==> flow/design.v <==
module calculator(
	input newkey,
	input [4:0] keycode,
	input clk,
	input rst,
	output reg [19:0] x,
	output reg led							 
	);
	localparam PLUS = 1'd0;					 
	localparam TIMES = 1'd1;				 
	localparam CLEAR20 = 20'd0;				 
	localparam CLEAR2 = 2'd0;				 
	localparam CLEAR1 = 1'd0;				 
	reg [19:0] y;
	reg op;
	reg [19:0] nextX;
	reg [19:0] nextY;
	reg nextOp;
	reg nextLED;
	reg [2:0] select;
	wire [19:0] sum;
	wire [19:0] product;
	wire [19:0] result;
	wire [19:0] ovp;						 
	wire ovs;								 
	always @ (posedge clk)
		begin
			if (rst)
				begin
					x <= CLEAR20;
					y <= CLEAR20;
					op <= CLEAR1;
					led <= CLEAR1;
				end
			else
				begin
					x <= nextX;
					y <= nextY;
					op <= nextOp;
					led <= nextLED;
				end
		end
  always @ (select, x, y, op, led, result, ovp, ovs, keycode)
		case(select)
			3'd0:						 
				begin
              		nextX = x;
					nextY = y;
					nextOp = op;
					nextLED = led;
				end
			3'd1:						 
				begin
              		nextX = CLEAR20;
					nextY = x;
					nextOp = PLUS;
					nextLED = CLEAR1;
				end
			3'd2:						 
				begin
              		nextX = CLEAR20;
					nextY = x;
					nextOp = TIMES;
					nextLED = CLEAR1;
				end
			3'd3:						 
				begin
              		nextX = result;
					nextY = y;
					nextOp = op;
					nextLED = op ? (ovp != 0) : ovs;
				end	
			3'd4:						 
				begin
              		nextX = CLEAR20;
					nextY = CLEAR20;
					nextOp = CLEAR1;				 
					nextLED = CLEAR1;
				end
			3'd7:						 
				begin
              		nextX = {x[15:0],keycode[3:0]};	 
					nextY = y;
					nextOp = op;
					nextLED = CLEAR1;
				end
			default:					 
				begin
              		nextX = x;
					nextY = y;
					nextOp = op;
					nextLED = led;
				end
		endcase
	always @ (newkey, keycode)
		begin
			if(!newkey)	select <= 3'd0;				 
			else if(keycode[4]) select <= 3'd7;		 
			else select <= keycode[2:0];			 
		end
	assign result = op ? product : sum;				 
	assign {ovp, product} = x * y;					 
	assign {ovs, sum} = x + y;						 
endmodule	
export LEC_CHECK = 0
export ABC_AREA = 1
export CAP_MARGIN = 20
export CORE_ASPECT_RATIO = 1.42
export CORE_MARGIN = 2
export CORE_UTILIZATION = 63
export CTS_CLUSTER_DIAMETER = 333
export CTS_CLUSTER_SIZE = 98
export HOLD_SLACK_MARGIN = 0.12
export MAX_ROUTING_LAYER = met4
export MIN_ROUTING_LAYER = met1
export PLACE_DENSITY = 0.35
export SETUP_SLACK_MARGIN = 0.05
export SLEW_MARGIN = 15
export TNS_END_PERCENT = 40
create_clock -name core_clock -period 13.3 [get_ports {clk}]
run.sh (not shown) runs the stock make flow with config.mk's settings and CLKGATE_MAP_FILE=.
The first run completed without violations.
Rerun with:
ABC_AREA = unset   (was 1)
CORE_UTILIZATION = 36   (was 63)
SETUP_SLACK_MARGIN = unset   (was 0.05)
Routed wire length increases by 8.1%.
Via count is lower by 16%.
Critical path depth shrinks by 7.
Clock-buffer cell count stays the same.
Core utilization goes down by 28 points.
Sequential power drops by 14%.
Die size rose by 63%.
Worst setup slack gets worse by 0.40 ns.
Sequential share of layout area rose by 0.18 points.
Rerun with:
CORE_UTILIZATION = 63   (was 36)
PLACE_DENSITY = 0.55   (was 0.35)
SETUP_SLACK_MARGIN = 3.1   (was unset)
- area after synthesis does not change
- setup slack loses 0.27 ns
- clock skew is lower by 0.0088 ns
- sequential share of layout area is higher by 0.12 points
- total power is lower by a few percent
- global-route usage is higher by 12 points
- count of clock-buffer cells in the layout is unchanged
- cell area is lower by a few percent
- routed wire length is lower by about a fifth
- via count is higher by a few percent
- non-clock buffer count is lower by 15
Rerun with:
ABC_AREA = 1   (was unset)
PLACE_DENSITY = 0.35   (was 0.55)
SETUP_SLACK_MARGIN = 3.98   (was 3.1)
Result: The new run completed with no timing, DRC or antenna violations. Clock skew climbs by 0.0047 ns. Die size rises by a few percent. Design area grows by a few percent.


// calculator: RTL as listed in full above, without the edits since
clock: 10.0 ns
lec_check: 0
cap_margin: 20
core_margin: 2
core_utilization: 40
slew_margin: 20
The starting point finished with timing, DRC and antenna clean.
Then changed:
Clock period 10.0 ns to 7.87 ns, I/O delays scaled along.
- count of clock-buffer cells in the layout is unchanged
- worst hold slack is better by 0.013 ns
- area after synthesis stays the same
- setup slack is worse by 2.0 ns
- clock skew climbs by 0.0040 ns
Then changed:
Settings changed: CORE_UTILIZATION 40 to 72, PLACE_DENSITY_LB_ADDON set to 0.01.
Clock period 7.87 ns to 6.72 ns, I/O delays scaled along.
The new run completed and failed the layout checks on setup timing.
Cell count drops by 4.8%.
Setup slack got worse by 0.45 ns.
Routed wire length is higher by 5.4%.
Fmax climbs by 10%.
Final area came out higher by 5.7%.
Then changed:
Settings changed: CORE_UTILIZATION 72 to 65, PLACE_DENSITY_LB_ADDON 0.01 to unset.
Clock period 6.72 ns to 8.22 ns, I/O delays scaled along.
- The changed run went through all stages and came out clean
- cell count falls by 4.6%
- die size rose by 10%
- synthesized cell count does not change
- clock power falls by 29%
- final area decreases by 7.9%
- clock skew hardly moves
- utilization drops by 14 points
- total power drops by 29%
- sequential share of layout area barely changes
- setup slack gets better by 0.76 ns
- via count went down by 9.4%


RTL: the design.v shown in full above, as it stands there.
clock: 5.61 ns
lec_check: 0
cap_margin: 20
core_margin: 2
core_utilization: 72
place_density: 0.38
setup_slack_margin: 0.37
slew_margin: 20
tns_end_percent: 5
The baseline finished but fails on setup timing.
Rerun with:
- SETUP_SLACK_MARGIN: 0.37 -> 1.49
- TNS_END_PERCENT: 5 -> not set
- clock period: 5.61 -> 7.12 ns (I/O delays scaled with it)
Effect: The new run completed with no timing, DRC or antenna violations; worst hold slack degrades by 0.042 ns; via count falls by 1.4%; maximum frequency falls by 1.9%; cell count falls by 4.8%; count of clock-buffer cells in the layout does not change; non-clock buffer count falls by 114; final area falls by 1.9%; critical path depth rises by 1.
Rerun with:
- CORE_UTILIZATION: 72 -> 60
- PLACE_DENSITY: 0.38 -> not set
- SETUP_SLACK_MARGIN: 1.49 -> not set
- clock period: 7.12 -> 4.45 ns (I/O delays scaled with it)
Result: The changed run completed, yet does not pass: setup timing; synthesized area is unchanged; global-route usage falls by 6.6 points; total power rises by 67%; design area rises by 8.0%; clock power rises by 83%; core utilization falls by 8.3 points; first-iteration DRC count falls by 31%; final cell count rises by 10%; via count falls by 1.5%.
Rerun with:
- CORE_UTILIZATION: 60 -> 17
- clock period: 4.45 -> 12.2 ns (I/O delays scaled with it)
Effect:
- With this change the flow finished with timing, DRC and antenna clean
- routed wire length shrinks by about 6.6%
- final area shrinks by about 11%
- total power shrinks by 70%
- via count shrinks by 11%
- worst setup slack gets better by 6.6 ns
- synthesized area does not change
- worst hold slack gets worse by 0.14 ns
- sequential cell count does not change
- cell count grows by about 25%
- combinational power shrinks by about 70%
Rerun with:
- CORE_UTILIZATION: 17 -> 59
- clock period: 12.2 -> 7.87 ns (I/O delays scaled with it)
What happened: The new run ran to the end with no violations. Routed wire length increases by 4.6%. Die area decreases by about 70%. Power increases by about 60%. Clock power increases by 67%. Synthesized area does not change. Global-route usage increases by 26 points. Register-to-register slack loses 4.0 ns.
Power and IR drop assume default switching activity.
